==> flow/design.v <==
parameter Z_2 = 2'bZZ;
parameter Z_4 = 4'bZZZZ;
parameter Z_8 = 8'bZZZZZZZZ;
parameter Z_16 = 16'bZZZZZZZZZZZZZZZZ;
parameter IDLE = 2'b00;
parameter WRITE_CONTROL = 2'b01;
parameter READ_CONTROL = 2'b10;
parameter REG_SP = 4'b1000;
parameter REG_EPC = 4'b1001;
parameter REG_ESP = 4'b1010;
parameter REG_IH = 4'b1011;
parameter REG_RA = 4'b1100;
parameter OP_ADDIU = 5'b01001;
parameter OP_ADDIU3 = 5'b01000;
parameter OP_B = 5'b00010;
parameter OP_BEQZ = 5'b00100;
parameter OP_BNEZ = 5'b00101;
parameter OP_LI = 5'b01101;
parameter OP_LW = 5'b10011;
parameter OP_SW = 5'b11011;
parameter OP_ADDSP3 = 5'b00000;
parameter OP_CMPI = 5'b01110;
parameter OP_LW_SP = 5'b10010;
parameter OP_SW_SP = 5'b11010;
parameter OP_INT = 5'b11111;
parameter OP_BTEQZ_PREFIX = 5'b01100;
parameter OP_BTEQZ_SUFFIX = 3'b000;
parameter OP_ADDSP_PREFIX = 5'b01100;
parameter OP_ADDSP_SUFFIX = 3'b011;
parameter OP_MTSP_PREFIX = 5'b01100;
parameter OP_MTSP_SUFFIX = 3'b100;
parameter OP_AND_PREFIX = 5'b11101;
parameter OP_AND_SUFFIX = 5'b01100;
parameter OP_CMP_PREFIX = 5'b11101;
parameter OP_CMP_SUFFIX = 5'b01010;
parameter OP_OR_PREFIX = 5'b11101;
parameter OP_OR_SUFFIX = 5'b01101;
parameter OP_NOT_PREFIX = 5'b11101;
parameter OP_NOT_SUFFIX = 5'b01111;
parameter OP_SLLV_PREFIX = 5'b11101;
parameter OP_SLLV_SUFFIX = 5'b00100;
parameter OP_SLTU_PREFIX = 5'b11101;
parameter OP_SLTU_SUFFIX = 5'b00011;
parameter OP_JR_PREFIX = 5'b11101;
parameter OP_JR_MIDFIX = 3'b000;
parameter OP_JR_SUFFIX = 5'b00000;
parameter OP_MFPC_PREFIX = 5'b11101;
parameter OP_MFPC_MIDFIX = 3'b010;
parameter OP_MFPC_SUFFIX = 5'b00000;
parameter OP_JALR_PREFIX = 5'b11101;
parameter OP_JALR_MIDFIX = 3'b110;
parameter OP_JALR_SUFFIX = 5'b00000;
parameter OP_JRRA_PREFIX = 5'b11101;
parameter OP_JRRA_MIDFIX = 3'b001;
parameter OP_JRRA_SUFFIX = 5'b00000;
parameter OP_MFIH_PREFIX = 5'b11110;
parameter OP_MFIH_SUFFIX = 8'b00000000;
parameter OP_MTIH_PREFIX = 5'b11110;
parameter OP_MTIH_SUFFIX = 8'b00000001;
parameter OP_SLL_PREFIX = 5'b00110;
parameter OP_SLL_SUFFIX = 2'b00;
parameter OP_SRA_PREFIX = 5'b00110;
parameter OP_SRA_SUFFIX = 2'b11;
parameter OP_SUBU_PREFIX = 5'b11100;
parameter OP_SUBU_SUFFIX = 2'b11;
parameter OP_ADDU_PREFIX = 5'b11100;
parameter OP_ADDU_SUFFIX = 2'b01;
parameter OP_NOP = 16'b0000100000000000;
module ByPass (
  input [3:0] sourceAddress,
  input [15:0] sourceValue,
  input [3:0] updatedAddress,
  input [15:0] updatedValue,
  output [15:0] selectedValue
);
assign selectedValue = updatedAddress == sourceAddress ? updatedValue : sourceValue;
endmodule
module Forwarder (
	input clk,
	input rst,
	input [15:0] in,
	output reg [15:0] out
);
reg [15:0] temp;
always @ (negedge clk or negedge rst) begin
	if (!rst) begin
		temp <= 0;
	end else begin
		temp <= in;
	end
end
always @ (posedge clk or negedge rst) begin
	if (!rst) begin
		out <= 0;
	end else begin
		out <= temp;
	end
end
endmodule
module Forwarder4Bit (
	input clk,
	input rst,
	input [3:0] in,
	output reg [3:0] out
);
reg [3:0] temp;
always @ (negedge clk or negedge rst) begin
	if (!rst) begin
		temp <= 0;
	end else begin
		temp <= in;
	end
end
always @ (posedge clk or negedge rst) begin
	if (!rst) begin
		out <= 0;
	end else begin
		out <= temp;
	end
end
endmodule
module InterruptSelector (
  input [15:0] normalInstruction,
  input [15:0] interruptInstruction,
  input interruptSignal,
  output [15:0] selectedInstruction
);
assign selectedInstruction = interruptSignal ? interruptInstruction : normalInstruction;
endmodule
module HardwareInterruptHandler (
  input clock, 
  input reset,
  input interruptSignal,
  input handInterruptSignalIn,
  output interruptSignalOut
);
reg [3:0] handSignalCache;
always @ (posedge clock or negedge reset) begin
  if (!reset) begin
    handSignalCache <= 4'b1111;
  end else begin
    handSignalCache[0] <= handSignalCache[1];
    handSignalCache[1] <= handSignalCache[2];
    handSignalCache[2] <= handSignalCache[3];
    handSignalCache[3] <= handInterruptSignalIn;
  end
end
assign interruptSignalOut = (handSignalCache[0] && handSignalCache[1] && !handSignalCache[2] && !handSignalCache[3]) ?  1'b1   :  interruptSignal;
endmodule
module InterruptHandler (
  input clock,
  input reset,
  input [3:0] interruptIndexIn,
  input interruptSignalIn,
  output reg interruptSignalOut,
  output reg [15:0] interruptInstructionOut
);
parameter OP_ADDIU = 5'b01001;
parameter OP_ADDIU3 = 5'b01000;
parameter OP_B = 5'b00010;
parameter OP_BEQZ = 5'b00100;
parameter OP_BNEZ = 5'b00101;
parameter OP_LI = 5'b01101;
parameter OP_LW = 5'b10011;
parameter OP_SW = 5'b11011;
parameter OP_ADDSP3 = 5'b00000;
parameter OP_CMPI = 5'b01110;
parameter OP_LW_SP = 5'b10010;
parameter OP_SW_SP = 5'b11010;
parameter OP_INT = 5'b11111;
parameter OP_BTEQZ_PREFIX = 5'b01100;
parameter OP_BTEQZ_SUFFIX = 3'b000;
parameter OP_ADDSP_PREFIX = 5'b01100;
parameter OP_ADDSP_SUFFIX = 3'b011;
parameter OP_MTSP_PREFIX = 5'b01100;
parameter OP_MTSP_SUFFIX = 3'b100;
parameter OP_AND_PREFIX = 5'b11101;
parameter OP_AND_SUFFIX = 5'b01100;
parameter OP_CMP_PREFIX = 5'b11101;
parameter OP_CMP_SUFFIX = 5'b01010;
parameter OP_OR_PREFIX = 5'b11101;
parameter OP_OR_SUFFIX = 5'b01101;
parameter OP_NOT_PREFIX = 5'b11101;
parameter OP_NOT_SUFFIX = 5'b01111;
parameter OP_SLLV_PREFIX = 5'b11101;
parameter OP_SLLV_SUFFIX = 5'b00100;
parameter OP_SLTU_PREFIX = 5'b11101;
parameter OP_SLTU_SUFFIX = 5'b00011;
parameter OP_JR_PREFIX = 5'b11101;
parameter OP_JR_MIDFIX = 3'b000;
parameter OP_JR_SUFFIX = 5'b00000;
parameter OP_MFPC_PREFIX = 5'b11101;
parameter OP_MFPC_MIDFIX = 3'b010;
parameter OP_MFPC_SUFFIX = 5'b00000;
parameter OP_JALR_PREFIX = 5'b11101;
parameter OP_JALR_MIDFIX = 3'b110;
parameter OP_JALR_SUFFIX = 5'b00000;
parameter OP_JRRA_PREFIX = 5'b11101;
parameter OP_JRRA_MIDFIX = 3'b001;
parameter OP_JRRA_SUFFIX = 5'b00000;
parameter OP_MFIH_PREFIX = 5'b11110;
parameter OP_MFIH_SUFFIX = 8'b00000000;
parameter OP_MTIH_PREFIX = 5'b11110;
parameter OP_MTIH_SUFFIX = 8'b00000001;
parameter OP_SLL_PREFIX = 5'b00110;
parameter OP_SLL_SUFFIX = 2'b00;
parameter OP_SRA_PREFIX = 5'b00110;
parameter OP_SRA_SUFFIX = 2'b11;
parameter OP_SUBU_PREFIX = 5'b11100;
parameter OP_SUBU_SUFFIX = 2'b11;
parameter OP_ADDU_PREFIX = 5'b11100;
parameter OP_ADDU_SUFFIX = 2'b01;
parameter OP_NOP = 16'b0000100000000000;
reg [3:0] interruptState;
reg [3:0] interruptIndex;
reg insideInterrupt;
localparam STATE_TOTAL = 10;
always @ (negedge clock or negedge reset) begin
  if (!reset) begin
    interruptState <= 1;
    interruptIndex <= 0;
    insideInterrupt <= 0;
  end else begin
    if (interruptSignalIn == 1 && insideInterrupt == 0 && interruptState == 1) begin
      interruptIndex <= interruptIndexIn;
      insideInterrupt <= 1;
    end else if (interruptState < STATE_TOTAL && insideInterrupt == 1) begin
      interruptState <= interruptState + 1;
    end else if (interruptState == STATE_TOTAL) begin
      interruptState <= 1;
      insideInterrupt <= 0;
      interruptIndex <= 0;
    end
  end
end
always @ (posedge clock or negedge reset) begin
  if (!reset) begin
    interruptInstructionOut <= OP_NOP;
    interruptSignalOut <= 0;
  end else begin
    if (insideInterrupt == 1) begin 
	    interruptInstructionOut <= {8'hF8, interruptState, interruptIndex};
		  interruptSignalOut <= 1;
	  end else begin
	    interruptInstructionOut <= OP_NOP;
		  interruptSignalOut <= 0;
	  end
  end
end
endmodule
module InstructionFetcher (
	input clk,
	input rst,
	input [15:0] current_PC,  
	input [15:0] mem_read,  
	output reg [15:0] current_IR_addr,
	output reg [15:0] current_IR
);
parameter OP_ADDIU = 5'b01001;
parameter OP_ADDIU3 = 5'b01000;
parameter OP_B = 5'b00010;
parameter OP_BEQZ = 5'b00100;
parameter OP_BNEZ = 5'b00101;
parameter OP_LI = 5'b01101;
parameter OP_LW = 5'b10011;
parameter OP_SW = 5'b11011;
parameter OP_ADDSP3 = 5'b00000;
parameter OP_CMPI = 5'b01110;
parameter OP_LW_SP = 5'b10010;
parameter OP_SW_SP = 5'b11010;
parameter OP_INT = 5'b11111;
parameter OP_BTEQZ_PREFIX = 5'b01100;
parameter OP_BTEQZ_SUFFIX = 3'b000;
parameter OP_ADDSP_PREFIX = 5'b01100;
parameter OP_ADDSP_SUFFIX = 3'b011;
parameter OP_MTSP_PREFIX = 5'b01100;
parameter OP_MTSP_SUFFIX = 3'b100;
parameter OP_AND_PREFIX = 5'b11101;
parameter OP_AND_SUFFIX = 5'b01100;
parameter OP_CMP_PREFIX = 5'b11101;
parameter OP_CMP_SUFFIX = 5'b01010;
parameter OP_OR_PREFIX = 5'b11101;
parameter OP_OR_SUFFIX = 5'b01101;
parameter OP_NOT_PREFIX = 5'b11101;
parameter OP_NOT_SUFFIX = 5'b01111;
parameter OP_SLLV_PREFIX = 5'b11101;
parameter OP_SLLV_SUFFIX = 5'b00100;
parameter OP_SLTU_PREFIX = 5'b11101;
parameter OP_SLTU_SUFFIX = 5'b00011;
parameter OP_JR_PREFIX = 5'b11101;
parameter OP_JR_MIDFIX = 3'b000;
parameter OP_JR_SUFFIX = 5'b00000;
parameter OP_MFPC_PREFIX = 5'b11101;
parameter OP_MFPC_MIDFIX = 3'b010;
parameter OP_MFPC_SUFFIX = 5'b00000;
parameter OP_JALR_PREFIX = 5'b11101;
parameter OP_JALR_MIDFIX = 3'b110;
parameter OP_JALR_SUFFIX = 5'b00000;
parameter OP_JRRA_PREFIX = 5'b11101;
parameter OP_JRRA_MIDFIX = 3'b001;
parameter OP_JRRA_SUFFIX = 5'b00000;
parameter OP_MFIH_PREFIX = 5'b11110;
parameter OP_MFIH_SUFFIX = 8'b00000000;
parameter OP_MTIH_PREFIX = 5'b11110;
parameter OP_MTIH_SUFFIX = 8'b00000001;
parameter OP_SLL_PREFIX = 5'b00110;
parameter OP_SLL_SUFFIX = 2'b00;
parameter OP_SRA_PREFIX = 5'b00110;
parameter OP_SRA_SUFFIX = 2'b11;
parameter OP_SUBU_PREFIX = 5'b11100;
parameter OP_SUBU_SUFFIX = 2'b11;
parameter OP_ADDU_PREFIX = 5'b11100;
parameter OP_ADDU_SUFFIX = 2'b01;
parameter OP_NOP = 16'b0000100000000000;
always @ (negedge clk) begin
	current_IR_addr <= current_PC;
end
always @ (negedge rst or posedge clk) begin
	if (!rst) begin
		current_IR <= OP_NOP;
	end else begin
		current_IR <= mem_read;
	end
end
endmodule
module InstructionDecoder (
  input clock,
  input reset,
  input [15:0] currentInstruction,
  output reg [3:0] firstRegisiterAddress,
  output reg [3:0] secondRegisiterAddress,   
  output reg [3:0] targetRegisiterAddress,
  output reg [2:0] jumpControl,
  output reg [3:0] interruptIndex,
  output reg interruptSignal,
  output reg interruptInstructionSignal
);
parameter OP_ADDIU = 5'b01001;
parameter OP_ADDIU3 = 5'b01000;
parameter OP_B = 5'b00010;
parameter OP_BEQZ = 5'b00100;
parameter OP_BNEZ = 5'b00101;
parameter OP_LI = 5'b01101;
parameter OP_LW = 5'b10011;
parameter OP_SW = 5'b11011;
parameter OP_ADDSP3 = 5'b00000;
parameter OP_CMPI = 5'b01110;
parameter OP_LW_SP = 5'b10010;
parameter OP_SW_SP = 5'b11010;
parameter OP_INT = 5'b11111;
parameter OP_BTEQZ_PREFIX = 5'b01100;
parameter OP_BTEQZ_SUFFIX = 3'b000;
parameter OP_ADDSP_PREFIX = 5'b01100;
parameter OP_ADDSP_SUFFIX = 3'b011;
parameter OP_MTSP_PREFIX = 5'b01100;
parameter OP_MTSP_SUFFIX = 3'b100;
parameter OP_AND_PREFIX = 5'b11101;
parameter OP_AND_SUFFIX = 5'b01100;
parameter OP_CMP_PREFIX = 5'b11101;
parameter OP_CMP_SUFFIX = 5'b01010;
parameter OP_OR_PREFIX = 5'b11101;
parameter OP_OR_SUFFIX = 5'b01101;
parameter OP_NOT_PREFIX = 5'b11101;
parameter OP_NOT_SUFFIX = 5'b01111;
parameter OP_SLLV_PREFIX = 5'b11101;
parameter OP_SLLV_SUFFIX = 5'b00100;
parameter OP_SLTU_PREFIX = 5'b11101;
parameter OP_SLTU_SUFFIX = 5'b00011;
parameter OP_JR_PREFIX = 5'b11101;
parameter OP_JR_MIDFIX = 3'b000;
parameter OP_JR_SUFFIX = 5'b00000;
parameter OP_MFPC_PREFIX = 5'b11101;
parameter OP_MFPC_MIDFIX = 3'b010;
parameter OP_MFPC_SUFFIX = 5'b00000;
parameter OP_JALR_PREFIX = 5'b11101;
parameter OP_JALR_MIDFIX = 3'b110;
parameter OP_JALR_SUFFIX = 5'b00000;
parameter OP_JRRA_PREFIX = 5'b11101;
parameter OP_JRRA_MIDFIX = 3'b001;
parameter OP_JRRA_SUFFIX = 5'b00000;
parameter OP_MFIH_PREFIX = 5'b11110;
parameter OP_MFIH_SUFFIX = 8'b00000000;
parameter OP_MTIH_PREFIX = 5'b11110;
parameter OP_MTIH_SUFFIX = 8'b00000001;
parameter OP_SLL_PREFIX = 5'b00110;
parameter OP_SLL_SUFFIX = 2'b00;
parameter OP_SRA_PREFIX = 5'b00110;
parameter OP_SRA_SUFFIX = 2'b11;
parameter OP_SUBU_PREFIX = 5'b11100;
parameter OP_SUBU_SUFFIX = 2'b11;
parameter OP_ADDU_PREFIX = 5'b11100;
parameter OP_ADDU_SUFFIX = 2'b01;
parameter OP_NOP = 16'b0000100000000000;
parameter Z_2 = 2'bZZ;
parameter Z_4 = 4'bZZZZ;
parameter Z_8 = 8'bZZZZZZZZ;
parameter Z_16 = 16'bZZZZZZZZZZZZZZZZ;
parameter IDLE = 2'b00;
parameter WRITE_CONTROL = 2'b01;
parameter READ_CONTROL = 2'b10;
parameter REG_SP = 4'b1000;
parameter REG_EPC = 4'b1001;
parameter REG_ESP = 4'b1010;
parameter REG_IH = 4'b1011;
parameter REG_RA = 4'b1100;
localparam NONE_CONTROL = 3'b000;
localparam B_CONTROL = 3'b001;
localparam BEQZ_CONTROL = 3'b010;
localparam BNEZ_CONTROL = 3'b011;
localparam BTEQZ_CONTROL = 3'b100;
localparam JR_CONTROL = 3'b101;
localparam JALR_CONTROL = 3'b110;
localparam JRRA_CONTROL = 3'b111;
reg [15:0] instruction;
wire [3:0] firstParameter = {1'b0, instruction[10:8]};
wire [3:0] secondParameter = {1'b0, instruction[7:5]};
wire [3:0] thirdParameter = {1'b0, instruction[4:2]};
always @ (negedge clock or negedge reset) begin
  if (!reset) begin
    instruction <= OP_NOP;
  end else begin
    instruction <= currentInstruction;
  end
end
always @ (posedge clock or negedge reset) begin
  firstRegisiterAddress <= 0;
  secondRegisiterAddress <= 0;
  targetRegisiterAddress <= 4'hf;
  interruptSignal <= 0;
  interruptIndex <= 0;
  interruptInstructionSignal <= 0;
  jumpControl <= NONE_CONTROL;
  if (!reset) begin
    firstRegisiterAddress <= 0;
    secondRegisiterAddress <= 0;
    interruptSignal <= 0;
    interruptIndex <= 0;
    interruptInstructionSignal <= 0;
    targetRegisiterAddress <= 4'hf;
    jumpControl <= NONE_CONTROL;
  end else begin
    case (instruction[15:11])
      OP_ADDIU: begin
        targetRegisiterAddress <= firstParameter;
        firstRegisiterAddress <= firstParameter;
      end
      OP_ADDIU3: begin
        targetRegisiterAddress <= secondParameter;
        firstRegisiterAddress <= firstParameter;
      end
      OP_B: begin
        jumpControl <= B_CONTROL;
      end
      OP_BEQZ: begin
        jumpControl <= BEQZ_CONTROL;
        firstRegisiterAddress <= firstParameter;
      end
      OP_BNEZ: begin
        jumpControl <= BNEZ_CONTROL;
        firstRegisiterAddress <= firstParameter;
      end
      OP_LI: begin
        targetRegisiterAddress <= firstParameter;
      end
      OP_LW: begin
        targetRegisiterAddress <= secondParameter;
        firstRegisiterAddress <= firstParameter;
      end
      OP_SW: begin
        firstRegisiterAddress <= firstParameter;
        secondRegisiterAddress <= secondParameter;
      end
      OP_ADDSP3: begin
        targetRegisiterAddress <= firstParameter;
        secondRegisiterAddress <= REG_SP;
      end
      OP_CMPI: begin
        firstRegisiterAddress <= firstParameter;
      end
      OP_LW_SP: begin
        targetRegisiterAddress <= firstParameter;
        secondRegisiterAddress <= REG_SP;
      end
      OP_SW_SP: begin
        firstRegisiterAddress <= firstParameter;
        secondRegisiterAddress <= REG_SP;
      end
      OP_INT: begin
        case (instruction[7:4])
          0: begin
            interruptSignal <= 1;
            interruptIndex <= instruction[3:0];
          end
          1: begin 
            targetRegisiterAddress <= REG_EPC;
          end
          2: begin
            targetRegisiterAddress <= REG_ESP;
            firstRegisiterAddress <= REG_SP;
          end
          3: begin
            targetRegisiterAddress <= REG_SP;
          end
          4: begin
            firstRegisiterAddress <= REG_EPC;
            secondRegisiterAddress <= REG_SP;
          end
          5: begin
            secondRegisiterAddress <= REG_SP;
          end
          6: begin
            firstRegisiterAddress <= REG_ESP;
            secondRegisiterAddress <= REG_SP;
          end
          7: begin
				interruptInstructionSignal <= 1;
            firstRegisiterAddress <= REG_IH;
          end
        endcase
      end
      5'b01100: begin
        case (instruction[10:8])
          OP_BTEQZ_SUFFIX: begin
            jumpControl <= BTEQZ_CONTROL;
          end
          OP_ADDSP_SUFFIX: begin
            targetRegisiterAddress <= REG_SP;
            secondRegisiterAddress <= REG_SP;
          end
          OP_MTSP_SUFFIX: begin
            targetRegisiterAddress <= REG_SP;
            secondRegisiterAddress <= secondParameter;
          end
        endcase
      end
      5'b11101: begin
        case (instruction[4:0])
          OP_AND_SUFFIX: begin
            targetRegisiterAddress <= firstParameter;
            firstRegisiterAddress  <= firstParameter;
            secondRegisiterAddress <= secondParameter;
          end
          OP_CMP_SUFFIX: begin
            firstRegisiterAddress <= firstParameter;
            secondRegisiterAddress <= secondParameter;
          end
          OP_OR_SUFFIX: begin
            targetRegisiterAddress <= firstParameter;
            firstRegisiterAddress <= firstParameter;
            secondRegisiterAddress <= secondParameter;
          end
          OP_NOT_SUFFIX: begin
            targetRegisiterAddress <= firstParameter;
            secondRegisiterAddress <= secondParameter;
          end
          OP_SLLV_SUFFIX: begin
            targetRegisiterAddress <= secondParameter;
            firstRegisiterAddress <= firstParameter;
            secondRegisiterAddress <= secondParameter;
          end
          OP_SLTU_SUFFIX: begin
            firstRegisiterAddress <= firstParameter;
            secondRegisiterAddress <= secondParameter;
          end
          5'b00000: begin
            case (instruction[7:5])
              OP_JR_MIDFIX: begin
				    jumpControl <= JR_CONTROL;
                firstRegisiterAddress <= firstParameter;
              end
              OP_MFPC_MIDFIX: begin
                targetRegisiterAddress <= firstParameter;
              end
              OP_JALR_MIDFIX: begin
				    jumpControl <= JALR_CONTROL;
                targetRegisiterAddress <= REG_RA;
                firstRegisiterAddress <= firstParameter;
              end
              OP_JRRA_MIDFIX: begin
				    jumpControl <= JRRA_CONTROL;
                firstRegisiterAddress <= REG_RA;
              end
            endcase
          end
        endcase
      end
      5'b11110: begin
        case (instruction[7:0])
          OP_MFIH_SUFFIX: begin
            targetRegisiterAddress <= firstParameter;
            firstRegisiterAddress <= REG_IH;
          end
          OP_MTIH_SUFFIX: begin
            targetRegisiterAddress <= REG_IH;
            firstRegisiterAddress <= firstParameter;
          end
        endcase
      end
      5'b00110: begin
        case (instruction[1:0])
          OP_SLL_SUFFIX: begin
            targetRegisiterAddress <= firstParameter;
            secondRegisiterAddress <= secondParameter;
          end
          OP_SRA_SUFFIX: begin
            targetRegisiterAddress <= firstParameter;
            secondRegisiterAddress <= secondParameter;
          end
        endcase
      end
      5'b11100: begin
        case (instruction[1:0])
          OP_SUBU_SUFFIX: begin
            targetRegisiterAddress <= thirdParameter;
            firstRegisiterAddress <= firstParameter;
            secondRegisiterAddress <= secondParameter;
          end
          OP_ADDU_SUFFIX: begin
            targetRegisiterAddress <= thirdParameter;
            firstRegisiterAddress <= firstParameter;
            secondRegisiterAddress <= secondParameter;
          end
        endcase
      end
      default: begin
      end
    endcase
  end
end
endmodule
module ProgramCounterAdder (
  input clock,
  input reset,
  input [15:0] currentPC,
  input [15:0] currentInstruction,
  input [15:0] finalRegisterValue,
  input t,
  input interruptSignal,
  input interruptInstructionSignal,
  input [2:0] jumpControl,
  output [15:0] nextPC
);
localparam NONE_CONTROL = 3'b000;
localparam B_CONTROL = 3'b001;
localparam BEQZ_CONTROL = 3'b010;
localparam BNEZ_CONTROL = 3'b011;
localparam BTEQZ_CONTROL = 3'b100;
localparam JR_CONTROL = 3'b101;
reg [15:0] instruction, jumpPC;
reg [15:0] programCounterRegister;
reg jump;
wire [15:0] immediateSignExtend_8bit = {instruction[7] ? 8'hff : 8'h00, instruction[7:0]};
wire [15:0] immediateSignExtend_11bit = {instruction[10] ?  5'b11111 : 5'b00000, instruction[10:0]};
always @ (negedge clock or negedge reset) begin
  if (!reset) begin
    instruction <= 16'h8000;  
    programCounterRegister <= 16'hffff;  
  end else begin
    instruction <= currentInstruction;
    programCounterRegister <= currentPC;
  end
end
always @ (*) begin
  jumpPC = 0;
  jump = 0;
  if (!reset) begin
    jumpPC = 0;
    jump = 0;
  end else begin
    case (jumpControl)
      NONE_CONTROL: begin
        jumpPC = 0;
        jump = 0;
      end
      B_CONTROL: begin
        jumpPC = programCounterRegister + immediateSignExtend_11bit;
        jump = 1;
      end
      BEQZ_CONTROL: begin
        if (finalRegisterValue == 0) begin
          jumpPC = programCounterRegister + immediateSignExtend_8bit;
          jump = 1;
        end
      end
      BNEZ_CONTROL: begin
        if (finalRegisterValue != 0) begin
          jumpPC = programCounterRegister + immediateSignExtend_8bit;
          jump = 1;
        end
      end
      BTEQZ_CONTROL: begin
        if (t == 0) begin
          jumpPC = programCounterRegister + immediateSignExtend_8bit;
          jump = 1;
        end
      end
      JR_CONTROL: begin
        jumpPC = finalRegisterValue;
        jump = 1;
      end
    endcase
  end
end
assign nextPC = interruptInstructionSignal ? finalRegisterValue : (interruptSignal ? programCounterRegister : (jump ? jumpPC : programCounterRegister + 1));
endmodule
module ArithmeticLogicalUnit (
  input clock,
  input reset,
  input [15:0] finalFirstRegisterValue,
  input [15:0] finalSecondRegisterValue,
  input [15:0] currentProgramCounter,
  input [15:0] currentInstruction,
  output reg [15:0] targetValue,
  output reg tRead
);
reg tWriteEnable;
reg tToWrite;
reg [15:0] programCounter;
reg [15:0] instruction;
reg [15:0] firstRegisterValue;
reg [15:0] secondRegisterValue;
wire [15:0] immediateSignExtend_8bit = {instruction[7] ? 8'hff : 8'h00, instruction[7:0]};
wire [15:0] immediateSignExtend_11bit = {instruction[10] ?  5'b11111 : 5'b00000, instruction[10:0]};
wire [15:0] immediateZeroExtend_8bit = {8'h00, instruction[7:0]};
wire [15:0] immediateSignExtend_4bit = {instruction[3] ? 12'hfff : 12'h000, instruction[3:0]};
wire [3:0] shiftImmediate = instruction[4:2] ? instruction[4:2] : 8;
parameter OP_ADDIU = 5'b01001;
parameter OP_ADDIU3 = 5'b01000;
parameter OP_B = 5'b00010;
parameter OP_BEQZ = 5'b00100;
parameter OP_BNEZ = 5'b00101;
parameter OP_LI = 5'b01101;
parameter OP_LW = 5'b10011;
parameter OP_SW = 5'b11011;
parameter OP_ADDSP3 = 5'b00000;
parameter OP_CMPI = 5'b01110;
parameter OP_LW_SP = 5'b10010;
parameter OP_SW_SP = 5'b11010;
parameter OP_INT = 5'b11111;
parameter OP_BTEQZ_PREFIX = 5'b01100;
parameter OP_BTEQZ_SUFFIX = 3'b000;
parameter OP_ADDSP_PREFIX = 5'b01100;
parameter OP_ADDSP_SUFFIX = 3'b011;
parameter OP_MTSP_PREFIX = 5'b01100;
parameter OP_MTSP_SUFFIX = 3'b100;
parameter OP_AND_PREFIX = 5'b11101;
parameter OP_AND_SUFFIX = 5'b01100;
parameter OP_CMP_PREFIX = 5'b11101;
parameter OP_CMP_SUFFIX = 5'b01010;
parameter OP_OR_PREFIX = 5'b11101;
parameter OP_OR_SUFFIX = 5'b01101;
parameter OP_NOT_PREFIX = 5'b11101;
parameter OP_NOT_SUFFIX = 5'b01111;
parameter OP_SLLV_PREFIX = 5'b11101;
parameter OP_SLLV_SUFFIX = 5'b00100;
parameter OP_SLTU_PREFIX = 5'b11101;
parameter OP_SLTU_SUFFIX = 5'b00011;
parameter OP_JR_PREFIX = 5'b11101;
parameter OP_JR_MIDFIX = 3'b000;
parameter OP_JR_SUFFIX = 5'b00000;
parameter OP_MFPC_PREFIX = 5'b11101;
parameter OP_MFPC_MIDFIX = 3'b010;
parameter OP_MFPC_SUFFIX = 5'b00000;
parameter OP_JALR_PREFIX = 5'b11101;
parameter OP_JALR_MIDFIX = 3'b110;
parameter OP_JALR_SUFFIX = 5'b00000;
parameter OP_JRRA_PREFIX = 5'b11101;
parameter OP_JRRA_MIDFIX = 3'b001;
parameter OP_JRRA_SUFFIX = 5'b00000;
parameter OP_MFIH_PREFIX = 5'b11110;
parameter OP_MFIH_SUFFIX = 8'b00000000;
parameter OP_MTIH_PREFIX = 5'b11110;
parameter OP_MTIH_SUFFIX = 8'b00000001;
parameter OP_SLL_PREFIX = 5'b00110;
parameter OP_SLL_SUFFIX = 2'b00;
parameter OP_SRA_PREFIX = 5'b00110;
parameter OP_SRA_SUFFIX = 2'b11;
parameter OP_SUBU_PREFIX = 5'b11100;
parameter OP_SUBU_SUFFIX = 2'b11;
parameter OP_ADDU_PREFIX = 5'b11100;
parameter OP_ADDU_SUFFIX = 2'b01;
parameter OP_NOP = 16'b0000100000000000;
parameter Z_2 = 2'bZZ;
parameter Z_4 = 4'bZZZZ;
parameter Z_8 = 8'bZZZZZZZZ;
parameter Z_16 = 16'bZZZZZZZZZZZZZZZZ;
parameter IDLE = 2'b00;
parameter WRITE_CONTROL = 2'b01;
parameter READ_CONTROL = 2'b10;
parameter REG_SP = 4'b1000;
parameter REG_EPC = 4'b1001;
parameter REG_ESP = 4'b1010;
parameter REG_IH = 4'b1011;
parameter REG_RA = 4'b1100;
always @ (negedge clock or negedge reset) begin
  if (!reset) begin
    programCounter <= 0;
    instruction <= OP_NOP;
    firstRegisterValue <= 0;
    secondRegisterValue <= 0;
  end else begin
    programCounter <= currentProgramCounter;
    instruction <= currentInstruction;
    firstRegisterValue <= finalFirstRegisterValue;
    secondRegisterValue <= finalSecondRegisterValue;
  end
end
always @(posedge clock or negedge reset) begin
  if (!reset) begin
    tWriteEnable <= 1;
    tToWrite <= 0;
    targetValue <= 0;
    tRead <= 0;
  end else begin
    case (instruction[15:11])
      OP_ADDIU: begin
        targetValue <= firstRegisterValue + immediateSignExtend_8bit;
      end
      OP_ADDIU3: begin
        targetValue <= firstRegisterValue + immediateSignExtend_4bit;
      end
      OP_LI: begin
        targetValue <= immediateZeroExtend_8bit;
      end
      OP_SW: begin
        targetValue <= secondRegisterValue;
      end		  
      OP_ADDSP3: begin
        targetValue <= secondRegisterValue + immediateSignExtend_8bit;
      end
      OP_CMPI: begin
        tToWrite <= firstRegisterValue != immediateSignExtend_8bit;
        if (tWriteEnable) tRead <= firstRegisterValue != immediateSignExtend_8bit;
        tWriteEnable <= 0;
      end
      OP_SW_SP: begin
		    targetValue <= firstRegisterValue;
		  end
      OP_INT: begin
        case (instruction[7:4])
          1: begin 
            targetValue <= programCounter;
          end
          2: begin
            targetValue <= firstRegisterValue;
          end
          3: begin
            targetValue <= 16'hBF20;
          end
          4: begin
            targetValue <= firstRegisterValue;
          end 
          5: begin
            targetValue <= instruction[3:0];
          end
          6: begin
            targetValue <= firstRegisterValue;
          end 
        endcase
      end
      5'b01100: begin
        case (instruction[10:8])
          OP_ADDSP_SUFFIX: begin
            targetValue <= secondRegisterValue + immediateSignExtend_8bit;
          end
          OP_MTSP_SUFFIX: begin
            targetValue <= secondRegisterValue;
          end
        endcase
      end
      5'b11101: begin
        case (instruction[4:0])
          OP_AND_SUFFIX: begin
            targetValue <= firstRegisterValue & secondRegisterValue;
          end
          OP_CMP_SUFFIX: begin
            tToWrite <= firstRegisterValue != secondRegisterValue;
            if (tWriteEnable) tRead <= firstRegisterValue != secondRegisterValue;
            tWriteEnable <= 0;
          end
          OP_OR_SUFFIX: begin
            targetValue <= firstRegisterValue | secondRegisterValue;
          end
          OP_NOT_SUFFIX: begin
            targetValue <= ~secondRegisterValue;
          end
          OP_SLLV_SUFFIX: begin
            targetValue <= secondRegisterValue << firstRegisterValue;
          end
          OP_SLTU_SUFFIX: begin
            tToWrite <= $unsigned(firstRegisterValue) < $unsigned(secondRegisterValue);
            if (tWriteEnable) tRead <= $unsigned(firstRegisterValue) < $unsigned(secondRegisterValue);
            tWriteEnable <= 0;
          end
          5'b00000: begin
            case (instruction[7:5])
              OP_MFPC_MIDFIX: begin
                targetValue <= programCounter;
              end
              OP_JALR_MIDFIX: begin
                targetValue <= programCounter;
              end
            endcase
          end
        endcase
      end
      5'b11110: begin
        case (instruction[7:0])
          OP_MFIH_SUFFIX: begin
            targetValue <= firstRegisterValue;
          end
          OP_MTIH_SUFFIX: begin
            targetValue <= firstRegisterValue;
          end
        endcase
      end
      5'b00110: begin
        case (instruction[1:0])
          OP_SLL_SUFFIX: begin
            targetValue <= secondRegisterValue << shiftImmediate;
          end
          OP_SRA_SUFFIX: begin
            targetValue <= secondRegisterValue >>> shiftImmediate;
          end
        endcase
      end
      5'b11100: begin
        case (instruction[1:0])
          OP_SUBU_SUFFIX: begin
            targetValue <= firstRegisterValue - secondRegisterValue;
          end
          OP_ADDU_SUFFIX: begin
            targetValue <= firstRegisterValue + secondRegisterValue;
          end
        endcase
      end
      default: begin
			tWriteEnable <= 1;
			targetValue <= 0;
      end
    endcase
  end
end
endmodule
module MemoryAddressCalculator (
	input clk,
	input rst,
	input [15:0] instruction_in,
	input [15:0] first_register_value,
	input [15:0] second_reigster_value,
	output reg [1:0] memory_control,
	output reg [15:0] memory_address
);
wire [15:0] immediate_from_5;
wire [15:0] immediate_from_8;
reg [15:0] instruction;
reg [15:0] rm_1, rm_2;
parameter OP_ADDIU = 5'b01001;
parameter OP_ADDIU3 = 5'b01000;
parameter OP_B = 5'b00010;
parameter OP_BEQZ = 5'b00100;
parameter OP_BNEZ = 5'b00101;
parameter OP_LI = 5'b01101;
parameter OP_LW = 5'b10011;
parameter OP_SW = 5'b11011;
parameter OP_ADDSP3 = 5'b00000;
parameter OP_CMPI = 5'b01110;
parameter OP_LW_SP = 5'b10010;
parameter OP_SW_SP = 5'b11010;
parameter OP_INT = 5'b11111;
parameter OP_BTEQZ_PREFIX = 5'b01100;
parameter OP_BTEQZ_SUFFIX = 3'b000;
parameter OP_ADDSP_PREFIX = 5'b01100;
parameter OP_ADDSP_SUFFIX = 3'b011;
parameter OP_MTSP_PREFIX = 5'b01100;
parameter OP_MTSP_SUFFIX = 3'b100;
parameter OP_AND_PREFIX = 5'b11101;
parameter OP_AND_SUFFIX = 5'b01100;
parameter OP_CMP_PREFIX = 5'b11101;
parameter OP_CMP_SUFFIX = 5'b01010;
parameter OP_OR_PREFIX = 5'b11101;
parameter OP_OR_SUFFIX = 5'b01101;
parameter OP_NOT_PREFIX = 5'b11101;
parameter OP_NOT_SUFFIX = 5'b01111;
parameter OP_SLLV_PREFIX = 5'b11101;
parameter OP_SLLV_SUFFIX = 5'b00100;
parameter OP_SLTU_PREFIX = 5'b11101;
parameter OP_SLTU_SUFFIX = 5'b00011;
parameter OP_JR_PREFIX = 5'b11101;
parameter OP_JR_MIDFIX = 3'b000;
parameter OP_JR_SUFFIX = 5'b00000;
parameter OP_MFPC_PREFIX = 5'b11101;
parameter OP_MFPC_MIDFIX = 3'b010;
parameter OP_MFPC_SUFFIX = 5'b00000;
parameter OP_JALR_PREFIX = 5'b11101;
parameter OP_JALR_MIDFIX = 3'b110;
parameter OP_JALR_SUFFIX = 5'b00000;
parameter OP_JRRA_PREFIX = 5'b11101;
parameter OP_JRRA_MIDFIX = 3'b001;
parameter OP_JRRA_SUFFIX = 5'b00000;
parameter OP_MFIH_PREFIX = 5'b11110;
parameter OP_MFIH_SUFFIX = 8'b00000000;
parameter OP_MTIH_PREFIX = 5'b11110;
parameter OP_MTIH_SUFFIX = 8'b00000001;
parameter OP_SLL_PREFIX = 5'b00110;
parameter OP_SLL_SUFFIX = 2'b00;
parameter OP_SRA_PREFIX = 5'b00110;
parameter OP_SRA_SUFFIX = 2'b11;
parameter OP_SUBU_PREFIX = 5'b11100;
parameter OP_SUBU_SUFFIX = 2'b11;
parameter OP_ADDU_PREFIX = 5'b11100;
parameter OP_ADDU_SUFFIX = 2'b01;
parameter OP_NOP = 16'b0000100000000000;
parameter Z_2 = 2'bZZ;
parameter Z_4 = 4'bZZZZ;
parameter Z_8 = 8'bZZZZZZZZ;
parameter Z_16 = 16'bZZZZZZZZZZZZZZZZ;
parameter IDLE = 2'b00;
parameter WRITE_CONTROL = 2'b01;
parameter READ_CONTROL = 2'b10;
parameter REG_SP = 4'b1000;
parameter REG_EPC = 4'b1001;
parameter REG_ESP = 4'b1010;
parameter REG_IH = 4'b1011;
parameter REG_RA = 4'b1100;
assign immediate_from_5 = {instruction[4]? 11'b11111111111: 11'b00000000000, instruction[4:0]};
assign immediate_from_8 = {instruction[7]? 8'hFF: 8'h00, instruction[7:0]};
always @ (negedge clk or negedge rst) begin
	if (!rst) begin
		instruction <= 16'b0000100000000000;
		rm_1 <= 0;
		rm_2 <= 0;
	end else begin
		instruction <= instruction_in;
		rm_1 <= first_register_value;
		rm_2 <= second_reigster_value;
	end
end
always @ (posedge clk or negedge rst) begin
	if (!rst) begin
		memory_address <= 16'hFFFF;
		memory_control <= IDLE;
	end else begin
		case (instruction[15:11])
			OP_LW_SP: begin
				memory_address <= rm_2 + immediate_from_8;
				memory_control <= READ_CONTROL;
			end
			OP_LW: begin
				memory_address <= rm_1 + immediate_from_5;
				memory_control <= READ_CONTROL;
			end
			OP_SW_SP: begin
				memory_address <= rm_2 + immediate_from_8;
				memory_control <= WRITE_CONTROL;
			end
			OP_SW: begin
				memory_address <= rm_1 + immediate_from_5;
				memory_control <= WRITE_CONTROL;
			end
      OP_INT: begin
        case (instruction[7:4])
          4: begin
            memory_address <= rm_2;
            memory_control <= WRITE_CONTROL;
          end
          5: begin
            memory_address <= rm_2 + 1;
            memory_control <= WRITE_CONTROL;
          end
          6: begin
            memory_address <= rm_2 + 2;
            memory_control <= WRITE_CONTROL;
          end 
        endcase
      end
			default begin
				memory_address <= 16'hFFFF;
				memory_control <= IDLE;
			end
		endcase
	end
end
endmodule
module MemoryInterface (
	input clk,
	input rst,
	input [15:0] memory_address_from_cpu,
	input [15:0] target_value_from_cpu,
	input [1:0] memory_control_signal_from_cpu,
	input [15:0] data_fetched_from_memory,
	output reg [15:0] memory_address_to_memory,
	output [15:0] data_fetched_to_cpu,
	output reg [1:0] memory_control_signal_to_memory,
	output reg [15:0] target_value_to_memory
);
reg [15:0] memory_address_temp;
reg [1:0] memory_control_signal_temp;
reg [15:0] target_value_temp;
assign data_fetched_to_cpu = data_fetched_from_memory;
always @ (negedge clk or negedge rst) begin
	if (!rst) begin
		memory_address_temp <= 0;
		memory_control_signal_temp <= 0;
		target_value_temp <= 0;
	end else begin
		memory_address_temp <= memory_address_from_cpu;
		memory_control_signal_temp <= memory_control_signal_from_cpu;
		target_value_temp <= target_value_from_cpu;
	end
end
always @ (posedge clk or negedge rst) begin
	if (!rst) begin
		memory_address_to_memory <= 0;
		memory_control_signal_to_memory <= 0;
		target_value_to_memory <= 0;
	end else begin
		memory_address_to_memory <= memory_address_temp;
		memory_control_signal_to_memory <= memory_control_signal_temp;
		target_value_to_memory <= target_value_temp;
	end
end
endmodule
module Selector (
  input clk, rst,
  input [1:0] memory_control,
  input [15:0] mem_data_read,
  input [15:0] alu_cal_result,
  output [15:0] select_cal_result
);
reg [15:0] temp_result;
reg [1:0] memory_control_temp;
always @ (negedge clk or negedge rst) begin
  if (!rst) begin
    temp_result <= 0;
    memory_control_temp <= 0;
  end
  else begin
    temp_result <= alu_cal_result;
	 memory_control_temp <= memory_control;
  end
end
assign select_cal_result = memory_control_temp[1]? mem_data_read : temp_result;
endmodule
module Register (
  input clock,
  input reset,
  input [3:0] firstRegisterAddress,
  input [3:0] secondRegisterAddress,
  input [3:0] targetRegisterAddress,
  input [15:0] targetValue,
  output [15:0] firstRegisterValueOrigin,
  output [15:0] secondRegisterValueOrigin,
  output [175:0] debug_registers
);
reg [207:0] registers;
assign debug_registers = {
    registers[0*16 +: 16],
    registers[1*16 +: 16],
    registers[2*16 +: 16],
    registers[3*16 +: 16],
    registers[4*16 +: 16],
    registers[5*16 +: 16],
    registers[6*16 +: 16],
    registers[7*16 +: 16],
    registers[8*16 +: 16],
    registers[9*16 +: 16],
    registers[10*16 +: 16]
};
assign firstRegisterValueOrigin = firstRegisterAddress <= 12 ? registers[firstRegisterAddress*16 +: 16] : 16'h0000;
assign secondRegisterValueOrigin = secondRegisterAddress <= 12 ? registers[secondRegisterAddress*16 +: 16] : 16'h0000;
always @ (negedge clock, negedge reset) begin
  if (!reset) begin
    registers <= 0;
  end else begin
    if (targetRegisterAddress <= 12) begin
      registers[targetRegisterAddress*16 +: 16] <= targetValue;
    end
  end
end
endmodule
module CentralProcessingUnit (
  input clock,
  input reset,
  input handInterruptSignalIn,
  input [15:0] IF_memory_read,
  output [15:0] IF_address,
  input [15:0] MEM_memory_read,
  output [1:0] MEM_memory_control,
  output [15:0] MEM_memory_address,
  output [15:0] MEM_target_value,
  output [175:0] register_value
);
wire [15:0] programCounter_0;   
wire [15:0] programCounter_1;   
wire [15:0] programCounter_2;   
wire [15:0] programCounter_3;   
wire [15:0] programCounter_4;   
wire [15:0] programCounter_5;   
wire [15:0] instruction_1_origin;
wire [15:0] instruction_1_selected;
wire [15:0] instruction_2;
wire [15:0] instruction_3;
wire [15:0] instruction_4;
wire [3:0] firstRegisterAddress;
wire [15:0] firstRegisterValueOrigin;
wire [15:0] firstRegisterValueMiddle;
wire [15:0] firstRegisterValueFinal;
wire [3:0] secondRegisterAddress;
wire [15:0] secondRegisterValueOrigin;
wire [15:0] secondRegisterValueMiddle;
wire [15:0] secondRegisterValueFinal;
wire [3:0] targetRegisterAddress_2;
wire [3:0] targetRegisterAddress_3;
wire [3:0] targetRegisterAddress_4;
wire [15:0] targetValue_3;
wire [15:0] targetValue_4;
wire t;
wire [2:0] jumpControl;
wire [1:0] memoryControl;
wire [15:0] dataMemoryAddress;
wire [15:0] dataFetched;
wire [3:0] interruptIndex;
wire interruptSignalDecoder;
wire interruptSignalHandler;
wire interruptSignalHardware;
wire interruptInstructionSignal;
wire [15:0] interruptInstruction;
ProgramCounterAdder pcAdder (
  clock,
  reset,
  programCounter_0,
  instruction_1_selected,
  firstRegisterValueFinal,
  t,
  interruptSignalHandler,
  interruptInstructionSignal,
  jumpControl,
  programCounter_0
);
InstructionFetcher fetcher (
  .clk(clock),
  .rst(reset),
  .current_PC(programCounter_0),
  .mem_read(IF_memory_read),
  .current_IR_addr(IF_address),
  .current_IR(instruction_1_origin)
);
InstructionDecoder decoder (
  clock,
  reset,
  instruction_1_selected,
  firstRegisterAddress,
  secondRegisterAddress,
  targetRegisterAddress_2,
  jumpControl,
  interruptIndex,
  interruptSignalDecoder,
  interruptInstructionSignal
);
InterruptHandler handler (
  clock,
  reset,
  interruptIndex,
  interruptSignalHardware,
  interruptSignalHandler,
  interruptInstruction
);
InterruptSelector interruptSelector (
  instruction_1_origin,
  interruptInstruction,
  interruptSignalHandler,
  instruction_1_selected
);
HardwareInterruptHandler hardwareHandler (
  clock, 
  reset,
  interruptSignalDecoder,
  handInterruptSignalIn,
  interruptSignalHardware
);
Forwarder programCounterForwarder_2 (
  clock,
  reset,
  programCounter_0,
  programCounter_2
);
Forwarder instructionForwarder_2 (
  clock,
  reset,
  instruction_1_selected,
  instruction_2
);
ByPass firstRegisiterByPass_II (
  firstRegisterAddress,
  firstRegisterValueOrigin,
  targetRegisterAddress_4,
  targetValue_4,
  firstRegisterValueMiddle
);
ByPass firstRegisiterByPass_I (
  firstRegisterAddress,
  firstRegisterValueMiddle,
  targetRegisterAddress_3,
  targetValue_3,
  firstRegisterValueFinal
);
ByPass secondRegisterByPass_II (
  secondRegisterAddress,
  secondRegisterValueOrigin,
  targetRegisterAddress_4,
  targetValue_4,
  secondRegisterValueMiddle
);
ByPass secondRegisterByPass_I (
  secondRegisterAddress,
  secondRegisterValueMiddle,
  targetRegisterAddress_3,
  targetValue_3,
  secondRegisterValueFinal
);
ArithmeticLogicalUnit alu (
  clock,
  reset,
  firstRegisterValueFinal,
  secondRegisterValueFinal,
  programCounter_2,
  instruction_2,
  targetValue_3,
  t
);
MemoryAddressCalculator addressCalculator (
  clock,
  reset,
  instruction_2,
  firstRegisterValueFinal,
  secondRegisterValueFinal,
  memoryControl,
  dataMemoryAddress
);
Forwarder4Bit targetRegisterAddressForwarder_3 (
  clock,
  reset,
  targetRegisterAddress_2,
  targetRegisterAddress_3
);
MemoryInterface memoryCommunicator (
  .clk(clock),
  .rst(reset),
  .memory_address_from_cpu(dataMemoryAddress),  
  .target_value_from_cpu(targetValue_3), 
  .memory_control_signal_from_cpu(memoryControl),  
  .data_fetched_from_memory(MEM_memory_read),
  .memory_address_to_memory(MEM_memory_address),
  .memory_control_signal_to_memory(MEM_memory_control),
  .target_value_to_memory(MEM_target_value),
  .data_fetched_to_cpu(dataFetched)     
);
Selector selector (
  .clk(clock),
  .rst(reset),
  .memory_control(memoryControl),
  .mem_data_read(dataFetched),
  .alu_cal_result(targetValue_3),
  .select_cal_result(targetValue_4)
);
Forwarder4Bit targetRegisterAddressForwarder_4 (
  clock,
  reset,
  targetRegisterAddress_3,
  targetRegisterAddress_4
);
Register register (
  clock,
  reset,
  firstRegisterAddress,
  secondRegisterAddress,
  targetRegisterAddress_4,
  targetValue_4,
  firstRegisterValueOrigin,
  secondRegisterValueOrigin,
  register_value
);
endmodule
==> flow/run.sh <==
#!/bin/bash
# the make line also repeats each setting of config.mk as NAME=value (left out here)
make -C /OpenROAD-flow-scripts/flow DESIGN_CONFIG=/design/flow/config.mk WORK_HOME=/design/flow/orfs CLKGATE_MAP_FILE= finish
==> flow/config.mk <==
export PLATFORM = sky130hd
export DESIGN_NAME = CentralProcessingUnit
export DESIGN_NICKNAME = CentralProcessingUnit
export VERILOG_FILES = /design/flow/design.v
export SDC_FILE = /design/flow/constraint.sdc
export NUM_CORES = 4
export LEC_CHECK = 0
export CAP_MARGIN = 5
export CORE_MARGIN = 2
export CORE_UTILIZATION = 70
export CTS_CLUSTER_SIZE = 80
export HOLD_SLACK_MARGIN = -0.09
export MAX_ROUTING_LAYER = met4
export SETUP_SLACK_MARGIN = 1.73
export SLEW_MARGIN = 20
==> flow/constraint.sdc <==
create_clock -name core_clock -period 6.66 [get_ports {clock}]
set_input_delay 1.3320 -clock core_clock [delete_from_list [all_inputs] [get_ports {clock}]]
set_output_delay 1.3320 -clock core_clock [all_outputs]
set_load 0.01 [all_outputs]
==> PnR_summary.wiki, run 1 <==
== Metrics ==
{| class="wikitable"
! Metric !! Value
|-
| Cell taking the most area after synthesis || sky130_fd_sc_hd__dfrtn_1
|-
| Total track usage || 0.816
|-
| Clock tree root driver cell || sky130_fd_sc_hd__clkbuf_16
|-
| Overall overflow remaining after global route || 4
|-
| Number of buffers added on ports || between 200 and 300
|-
| Core Rows || ~79
|-
| Area of the chip || 49400 um^2
|-
| Mean instance size in the synthesized netlist || roughly 9.4 um^2
|-
| Fail Step || global routing (5_1_grt)
|-
| Maximum clock path buffer count || 3
|-
| Floorplan Core Area || about 47000 um^2
|-
| Area of the synthesized netlist per yosys stat || around 33000 um^2
|-
| I/O pins || between 200 and 300
|-
| CTS HTree Levels || 2
|-
| Main area contributors || sky130_fd_sc_hd__dfrtn_1, sky130_fd_sc_hd__dfrtp_1, sky130_fd_sc_hd__mux4_2
|-
| Adder-cell area share of the yosys netlist || 0.0506
|-
| Total clock buffers created by CTS || 54
|-
| Hpwl dp || 97300 um
|-
| Distinct cell type count after synthesis || about 96
|-
| Async set-reset flop share out of synthesis || 0.971
|-
| Placed standard-cell area || between 30000 and 40000 um^2
|-
| Commonest cells in the netlist || sky130_fd_sc_hd__dfrtn_1, sky130_fd_sc_hd__nand2_1, sky130_fd_sc_hd__o21ai_0
|-
| Run status || stopped before the end
|-
| Die boundary width || between 200 and 250 um
|-
| Yosys warning count || 28
|-
| MUX share of area || 0.0956
|-
| Simple-gate share of the synthesized area || 0.142
|-
| Synth top cell by count || sky130_fd_sc_hd__dfrtn_1
|-
| Dominant combinational cell family by area after synthesis || AND-OR/OR-AND gates
|-
| Sinks on the clock net || between 500 and 600
|-
| Fraction of synthesized cell area taken by the top area cell type || 0.265
|-
| XOR-XNOR Cells, Area Fraction || 0.0289
|-
| Cell area after synthesis || 33400 um^2
|-
| Most used flip-flop cell || sky130_fd_sc_hd__dfrtn_1
|-
| Core Density at Floorplan || 0.713
|-
| EDFF count, synth || 0
|-
| Die extent in y || approximately 220 um
|-
| Synthesized-area fraction occupied by ao, oa, aoi and oai cells || 0.192
|-
| Register bit count reported by yosys || between 500 and 600
|-
| Sequential area share after synthesis || 0.412
|-
| Number of cells produced by synthesis || between 3000 and 4000
|-
| Run Error || [ERROR GRT-0232] Routing congestion too high. Check the congestion heatmap in the GUI.
|-
| Placer Congestion || around 1.2
|-
| Cell total in the yosys stat output || 3533
|-
| Mapped Nets || between 3000 and 4000
|}
==> layer usage <==
metal  GRT usage  GRT overflow
met1       0.822             0
met2       0.922             2
met3       0.704             0
met4       0.756             2
met5           -             -
==> metrics by stage <==
step / setup slack, ps / hold slack (ps) / std cells
floorplan: -627 / 354 / 3533
global placement: -1160 / 357 / 4336
detailed placement: -1250 / 359 / 4336
CTS: -797 / 368 / 4608
==> repair_timing <==
action,in CTS
setup buffers,134
gates cloned,3
resized,542
hold buffers,0
setup endpoints to repair,731
pin swaps,89
==> run 2, diff against run 1 <==
- CAP_MARGIN: 5 -> 20
- CELL_PAD_IN_SITES_GLOBAL_PLACEMENT: unset -> 0
- CORE_UTILIZATION: 70 -> 57
- CTS_CLUSTER_DIAMETER: unset -> 44
- CTS_CLUSTER_SIZE: 80 -> 27
- GPL_TIMING_DRIVEN: unset -> 1
- HOLD_SLACK_MARGIN: -0.09 -> unset
- PLACE_DENSITY_LB_ADDON: unset -> 0.1
- SETUP_SLACK_MARGIN: 1.73 -> unset
- TNS_END_PERCENT: unset -> 30
- clock period: 6.66 -> 13.2 ns (I/O delays scaled with it)
==> PnR_summary.wiki, run 2 <==
== Metrics ==
{| class="wikitable"
! Metric !! Value
|-
| Pin count of the biggest net entering global routing || between 150 and 200
|-
| Dominant combinational cell family by area after synthesis || AND-OR/OR-AND gates
|-
| Fraction of synthesized cell area taken by the top area cell type || 0.265 (unchanged)
|-
| Cell area after layout || 38000 um^2
|-
| MUX share of area || 0.0956 (unchanged)
|-
| Endpoint of the most critical setup path || programCounterForwarder_2.temp[5]
|-
| Share of total power in the clock network || 0.255
|-
| Unrepaired setup endpoints after global routing || false
|-
| Clock transition at the registers of the reported paths || around 70 ps
|-
| Clk_skew || between 90 and 100 ps
|-
| Sequential area share after synthesis || 0.412 (unchanged)
|-
| Vias in the first global route || approximately 29000
|-
| DR WL/cell || between 20 and 30 um
|-
| Setup TNS Final || 0 ps
|-
| Hpwl dp || 93100 um (-4.3%)
|-
| Distinct cell type count after synthesis || 96 (unchanged)
|-
| Overall overflow remaining after global route || 0
|-
| Post-CTS setup repair buffer count || 0 (-100%)
|-
| Synth top cell by count || sky130_fd_sc_hd__dfrtn_1
|-
| M1 GR Usage || 0.581
|-
| Number of failing setup endpoints in the final timing report || 0
|-
| Mapped Nets || 3700 (unchanged)
|-
| Layout overhead on the synthesized area || 13.9%
|-
| DRC violations left || 0
|-
| Area of the chip || 60500 um^2 (+22%)
|-
| Register bit count reported by yosys || 550 (unchanged)
|-
| Cts repair resizes || 0 (-100%)
|-
| GR peak layer || met2
|-
| I/O pins || 261 (unchanged)
|-
| Core Rows || 88 (+11%)
|-
| Slowest-stage cell, CP || sky130_fd_sc_hd__or4_4
|-
| Fin. max-slew vios || 0
|-
| Final Hold Vio Count || 0
|-
| Number of buffers added on ports || 260 (unchanged)
|-
| Placed standard-cell area || 35400 um^2 (-7.6%)
|-
| Slew at the pin closest to its max-slew limit || ~1100 ps
|-
| Maximum clock path buffer count || 3 (unchanged)
|-
| XOR-XNOR Cells, Area Fraction || 0.0289 (unchanged)
|-
| First-pass GRT wire length || approximately 190000 um
|-
| MaxCap Viol Count || 0
|-
| Max incr delay on CP || between 500 and 600 ps
|-
| Part of the total power dissipated in sequential elements || 0.353
|-
| EDFF count, synth || 0 (unchanged)
|-
| Via-per-instance ratio || between 6 and 7
|-
| Clock insertion delay at the later pin of the skew report || 670 ps
|-
| Post-cts hold buffer count || 0 (unchanged)
|-
| Run status || complete, no violations
|-
| CP max FO || 6
|-
| Die extent in y || 246 um (+11%)
|-
| Hold Crit Start || hardwareHandler.handSignalCache[2]
|-
| Power of the sequential group || roughly 2.8 mW
|-
| Category of cells accounting for the largest share of critical-path delay || AND-OR/OR-AND gates
|-
| Crit path launch || MEM_memory_read[13]
|-
| Clk power || around 2.0 mW
|-
| Main area contributors || sky130_fd_sc_hd__dfrtn_1, sky130_fd_sc_hd__dfrtp_1, sky130_fd_sc_hd__mux4_2
|-
| Synthesized-area fraction occupied by ao, oa, aoi and oai cells || 0.192 (unchanged)
|-
| Stages on the worst setup path || 11
|-
| Sinks on the clock net || 550 (unchanged)
|-
| Endpoint of the lowest-slack register-to-register path || programCounterForwarder_2.temp[5]
|-
| Total wire length || 127000 um
|-
| Worst Path Arrival || 6410 ps
|-
| Count of vias placed by the detailed router || approximately 30000
|-
| Power per unit of standard cell area || 207 nW/um^2
|-
| Total clock buffers created by CTS || 66 (+22%)
|-
| Critical path launch point type || primary input
|-
| Worst-case register-to-register setup slack || between 1000 and 1500 ps
|-
| Number of cells produced by synthesis || 3533 (unchanged)
|-
| Startpoint of the worst register-to-register path || decoder.firstRegisiterAddress[1]
|-
| Violation tally from detailed-route iteration zero || 4441
|-
| Simple-gate share of the synthesized area || 0.142 (unchanged)
|-
| CTS HTree Levels || 3 (+1)
|-
| Commonest cells in the netlist || sky130_fd_sc_hd__dfrtn_1, sky130_fd_sc_hd__nand2_1, sky130_fd_sc_hd__o21ai_0
|-
| Dominant power group || combinational cells
|-
| Die boundary width || 246 um (+11%)
|-
| Power share of the combinational group || 0.392
|-
| Floorplan Core Area || 57800 um^2 (+24%)
|-
| Yosys warning count || 28 (unchanged)
|-
| Total track usage || 0.432
|-
| Area of the synthesized netlist per yosys stat || 33400 um^2 (unchanged)
|-
| Clock tree root driver cell || sky130_fd_sc_hd__clkbuf_16
|-
| Relative slew margins || 0.247
|-
| Data required time at the worst endpoint || approximately 7000 ps
|-
| Placer Congestion || 1.04 (-15%)
|-
| Worst hold path endpoint || hardwareHandler.handSignalCache[1]
|-
| Cell depth of the worst min-delay path || 0
|-
| Cell area after synthesis || 33400 um^2 (unchanged)
|-
| Register-to-Register Path Depth || 12
|-
| Cell taking the most area after synthesis || sky130_fd_sc_hd__dfrtn_1
|-
| OpenROAD warning count || ~110
|-
| Sequence of cells on the critical path || clkdlybuf4s50_1, mux2i_2, nor2b_1, a311oi_1, a31oi_1, or4_4, nor4_4, mux2i_1, nand2_1, a221o_1, a211o_1
|-
| Switching pwr || roughly 3.3 mW
|-
| Kind of end point of the critical path || flop
|-
| Async set-reset flop share out of synthesis || 0.971 (unchanged)
|-
| Antenna violations before repair || 5
|-
| Number of routed nets with antenna violations || 0
|-
| TritonRoute pass-1 iters || 8
|-
| Buf/Inv on CP || 1
|-
| IR drop worst, VDD || approximately 0.00018 V
|-
| Mean instance size in the synthesized netlist || 9.44 um^2 (unchanged)
|-
| Hold/Removal Path Class || flop to flop
|-
| CTS tree || yes
|-
| Proportion of total power due to net switching || 0.415
|-
| Reported combinational group power || approximately 3.1 mW
|-
| Grt met2 use || 0.625
|-
| Number of nets in the final layout || around 3700
|-
| Adder-cell area share of the yosys netlist || 0.0506 (unchanged)
|-
| Core Density at Floorplan || 0.577 (-0.136)
|-
| Met3 usage || 0.109
|-
| Internal power summed over all cells || 4.60 mW
|-
| Most used flip-flop cell || sky130_fd_sc_hd__dfrtn_1
|-
| Leak pwr || ~16 nW
|-
| Cell total in the yosys stat output || 3533 (unchanged)
|-
| Critical Setup Path Class || primary input to flop
|}
-- run 2: final cells by class --
class,instances,area [um^2]
Antenna cell,2,5.00
Clock buffer,70,1730
Clock inverter,87,788
Fill cell,4597,19800
Inverter,85,319
Multi-Input combinational cell,2483,17100
Sequential cell,550,13700
Tap cell,765,957
Timing Repair Buffer,357,3360
-- run 2: metal layers --
metal | vias to the layer above | part of all wire
met2 | 2050 | 0.44
met3 | 343 | 0.12
met5 | - | 0
li1 | 12756 | -
met1 | 14871 | 0.39
met4 | 0 | 0.046
-- run 2: metrics by stage --
step	setup slack (ps)	util	power, mW	std cells	hold slack [ps]
4_1_cts	746	0.657	7.76	4397	370
6_report	617	0.657	7.87	4399	370
3_3_place_gp	264	0.613	5.65	4241	357
3_5_place_dp	148	0.613	5.74	4241	360
5_1_grt	518	0.657	8.16	4399	374
2_1_floorplan	870	-	4.56	3533	354
==> run 3, diff against run 2 <==
- ABC_AREA: unset -> 1
- CELL_PAD_IN_SITES_GLOBAL_PLACEMENT: 0 -> unset
- CORE_UTILIZATION: 57 -> 40
- CTS_CLUSTER_DIAMETER: 44 -> 380
- CTS_CLUSTER_SIZE: 27 -> 17
- GPL_TIMING_DRIVEN: 1 -> unset
- MAX_ROUTING_LAYER: met4 -> unset
- PLACE_DENSITY_LB_ADDON: 0.1 -> unset
- SETUP_SLACK_MARGIN: unset -> -0.92
- SLEW_MARGIN: 20 -> 0
- TNS_END_PERCENT: 30 -> unset
- clock period: 13.2 -> 11.0 ns (I/O delays scaled with it)
==> PnR_summary.wiki, run 3 <==
== Metrics ==
{| class="wikitable"
! Metric !! Value
|-
| TritonRoute pass-1 iters || 9 (+1)
|-
| Worst Slack Setup Final || 1050 ps (+436 ps)
|-
| Count of vias placed by the detailed router || 35963 (+20%)
|-
| Top cell by count, worst path || sky130_fd_sc_hd__nand2_1
|-
| Sequence of cells on the critical path || clkdlybuf4s50_1, nand2_1, nand2_1, inv_1, o21ai_0, inv_1, nand2_1, nand2_1, nand2_1, nor2_1, nand2_2, nor2_8, nand2_2, nand3_2, nand2_4, inv_1, nand2_1, nand2_1, a21oi_1
|-
| Core occupancy in the finished layout || 0.448 (-0.209)
|-
| Violation tally from detailed-route iteration zero || 4421 (-0.45%)
|-
| Run status || complete, no violations
|-
| Clk_skew || 97.1 ps (+4.30 ps)
|-
| Switching pwr || 4.15 mW (+27%)
|-
| Number of nets in the final layout || 5052 (+35%)
|-
| CP max FO || 17 (+11)
|-
| OpenROAD warning count || 107 (+1.9%)
|-
| Total wire length || 158000 um (+24%)
|-
| Number of routed nets with antenna violations || 0 (unchanged)
|-
| Die extent in y || 303 um (+23%)
|-
| Sinks on the clock net || 550 (unchanged)
|-
| Worst hold path endpoint || hardwareHandler.handSignalCache[2]
|-
| Placed standard-cell area || 38300 um^2 (+8.1%)
|-
| Synth top cell by count || sky130_fd_sc_hd__nand2_1
|-
| Cell taking the most area after synthesis || sky130_fd_sc_hd__dfrtn_1
|-
| Main area contributors || sky130_fd_sc_hd__dfrtn_1, sky130_fd_sc_hd__nand2_1, sky130_fd_sc_hd__dfrtp_1
|-
| Fraction of synthesized cell area taken by the top area cell type || 0.248 (-0.0171)
|-
| Sequential area share after synthesis || 0.385 (-0.0266)
|-
| Yosys warning count || 28 (unchanged)
|-
| Distinct cell type count after synthesis || 63 (-34%)
|-
| Number of buffers added on ports || 260 (unchanged)
|-
| Register bit count reported by yosys || 550 (unchanged)
|-
| Async set-reset flop share out of synthesis || 0.971 (unchanged)
|-
| Floorplan Core Area || 88400 um^2 (+53%)
|-
| Synthesized-area fraction occupied by ao, oa, aoi and oai cells || 0.203 (+0.0111)
|-
| Hold/Removal Path Class || flop to flop
|-
| Internal power summed over all cells || 4.90 mW (+6.6%)
|-
| Adder-cell area share of the yosys netlist || 0.0474 (-0.00327)
|-
| I/O pins || 261 (unchanged)
|-
| Part of the total power dissipated in sequential elements || 0.380 (+0.027)
|-
| Post-cts hold buffer count || 0 (unchanged)
|-
| Pin count of the biggest net entering global routing || 141 (-25%)
|-
| Reported combinational group power || 4.09 mW (+32%)
|-
| CTS tree || yes
|-
| Total clock buffers created by CTS || 38 (-42%)
|-
| Dominant combinational cell family by area after synthesis || simple AND/OR/NAND/NOR gates
|-
| Dominant power group || combinational cells
|-
| Max incr delay on CP || 410 ps (-170 ps)
|-
| Cell total in the yosys stat output || 4849 (+37%)
|-
| Crit path launch || MEM_memory_read[12]
|-
| Most used flip-flop cell || sky130_fd_sc_hd__dfrtn_1
|-
| Fin. max-slew vios || 0 (unchanged)
|-
| Power per unit of standard cell area || 229 nW/um^2 (+11%)
|-
| Core Density at Floorplan || 0.403 (-0.174)
|-
| Clock transition at the registers of the reported paths || 80 ps (about the same)
|-
| Total track usage || 0.337 (-0.0944)
|-
| Antenna violations before repair || 8 (+3)
|-
| Placer Congestion || 1.05 (+0.47%)
|-
| Hpwl dp || 118000 um (+27%)
|-
| Stages on the worst setup path || 19 (+8)
|-
| DRC violations left || 0 (unchanged)
|-
| Relative slew margins || 0.158 (-0.0897)
|-
| Final Hold Vio Count || 0 (unchanged)
|-
| Number of cells produced by synthesis || 4849 (+37%)
|-
| IR drop worst, VDD || 0.000116 V (-35%)
|-
| Post-Place Setup Slack || 604 ps (+455 ps)
|-
| Core Rows || 109 (+24%)
|-
| Kind of end point of the critical path || flop
|-
| XOR-XNOR Cells, Area Fraction || 0.0145 (-0.0144)
|-
| Simple-gate share of the synthesized area || 0.217 (+0.0752)
|-
| Data required time at the worst endpoint || 5920 ps (-1110 ps)
|-
| First-pass GRT wire length || 229000 um (+22%)
|-
| Endpoint of the lowest-slack register-to-register path || fetcher.current_IR_addr[3]
|-
| Area of the synthesized netlist per yosys stat || 35700 um^2 (+6.9%)
|-
| Cell depth of the worst min-delay path || 0 (unchanged)
|-
| Register-to-Register Path Depth || 20 (+8)
|-
| Via-per-instance ratio || 5.92 (-13%)
|-
| Power of the sequential group || 3.44 mW (+24%)
|-
| Endpoint of the most critical setup path || programCounterForwarder_2.temp[15]
|-
| Maximum clock path buffer count || 3 (unchanged)
|-
| EDFF count, synth || 0 (unchanged)
|-
| Startpoint of the worst register-to-register path || decoder.firstRegisiterAddress[1]
|-
| Post-CTS setup repair buffer count || 0 (unchanged)
|-
| Cell area after synthesis || 35700 um^2 (+6.9%)
|-
| MaxCap Viol Count || 0 (unchanged)
|-
| Commonest cells in the netlist || sky130_fd_sc_hd__nand2_1, sky130_fd_sc_hd__inv_1, sky130_fd_sc_hd__o21ai_0
|-
| Area of the chip || 91600 um^2 (+51%)
|-
| MUX share of area || 0.000596 (-0.0950)
|-
| Clock tree root driver cell || sky130_fd_sc_hd__clkbuf_16
|-
| Vias in the first global route || 34063 (+19%)
|-
| Proportion of total power due to net switching || 0.459 (+0.0431)
|-
| Overall overflow remaining after global route || 0 (unchanged)
|-
| Mean instance size in the synthesized netlist || 7.35 um^2 (-22%)
|-
| CTS HTree Levels || 2 (-1)
|-
| Share of total power in the clock network || 0.168 (-0.087)
|-
| DR WL/cell || 26.0 um (-10%)
|-
| Critical path launch point type || primary input
|-
| Clock insertion delay at the later pin of the skew report || 670 ps (about the same)
|-
| Hold Crit Start || hardwareHandler.handSignalCache[3]
|-
| Layout overhead on the synthesized area || 11.0%
|-
| Number of failing setup endpoints in the final timing report || 0 (unchanged)
|-
| Clk power || 1.52 mW (-24%)
|-
| Setup TNS Final || 0 ps (unchanged)
|-
| Die boundary width || 303 um (+23%)
|-
| Slew at the pin closest to its max-slew limit || 1250 ps (+124 ps)
|-
| Leak pwr || 18.0 nW (+13%)
|-
| Worst Path Arrival || 4860 ps (-1550 ps)
|-
| Worst-case register-to-register setup slack || 1250 ps (+90 ps)
|-
| Buf/Inv on CP || 4 (+3)
|-
| Mapped Nets || 5016 (+36%)
|-
| Category of cells accounting for the largest share of critical-path delay || simple AND/OR/NAND/NOR gates
|-
| Cell area after layout || 39600 um^2 (+4.2%)
|-
| Cts repair resizes || 0 (unchanged)
|-
| Critical Setup Path Class || primary input to flop
|-
| Unrepaired setup endpoints after global routing || false
|-
| Slowest-stage cell, CP || sky130_fd_sc_hd__clkdlybuf4s50_1
|-
| Power share of the combinational group || 0.452 (+0.060)
|}
## run 3: area by class of cell
cell class	instances	area, um^2
fill	9091	48800
tap	1165	1460
multi-input combinational	3264	17200
clock buffer	56	1040
clock inverter	42	229
sequential	550	13700
inverter	620	2330
timing repair buffer	376	3530
antenna	1	2.50
## run 3: through the flow
| step | hold slack [ps] | instances | power, mW |
|---|---|---|---|
| 2_1_floorplan | 354 | 4849 | 5.75 |
| 3_3_place_gp | 359 | 5976 | 7.47 |
| 3_5_place_dp | 357 | 5976 | 7.46 |
| 4_1_cts | 371 | 6073 | 8.98 |
| 5_1_grt | 380 | 6073 | 9.53 |
| 6_report | 369 | 6074 | 9.06 |
## run 3: routing by layer
metal | part of all wire | vias up | global-route usage
li1 | - | 16157 | -
met1 | 0.40 | 17217 | 0.455
met2 | 0.44 | 2146 | 0.526
met3 | 0.098 | 431 | 0.0606
met4 | 0.056 | 12 | 0.158
met5 | 0.00047 | - | 0
No activity file was given, so power comes from the tool's default toggle rates.
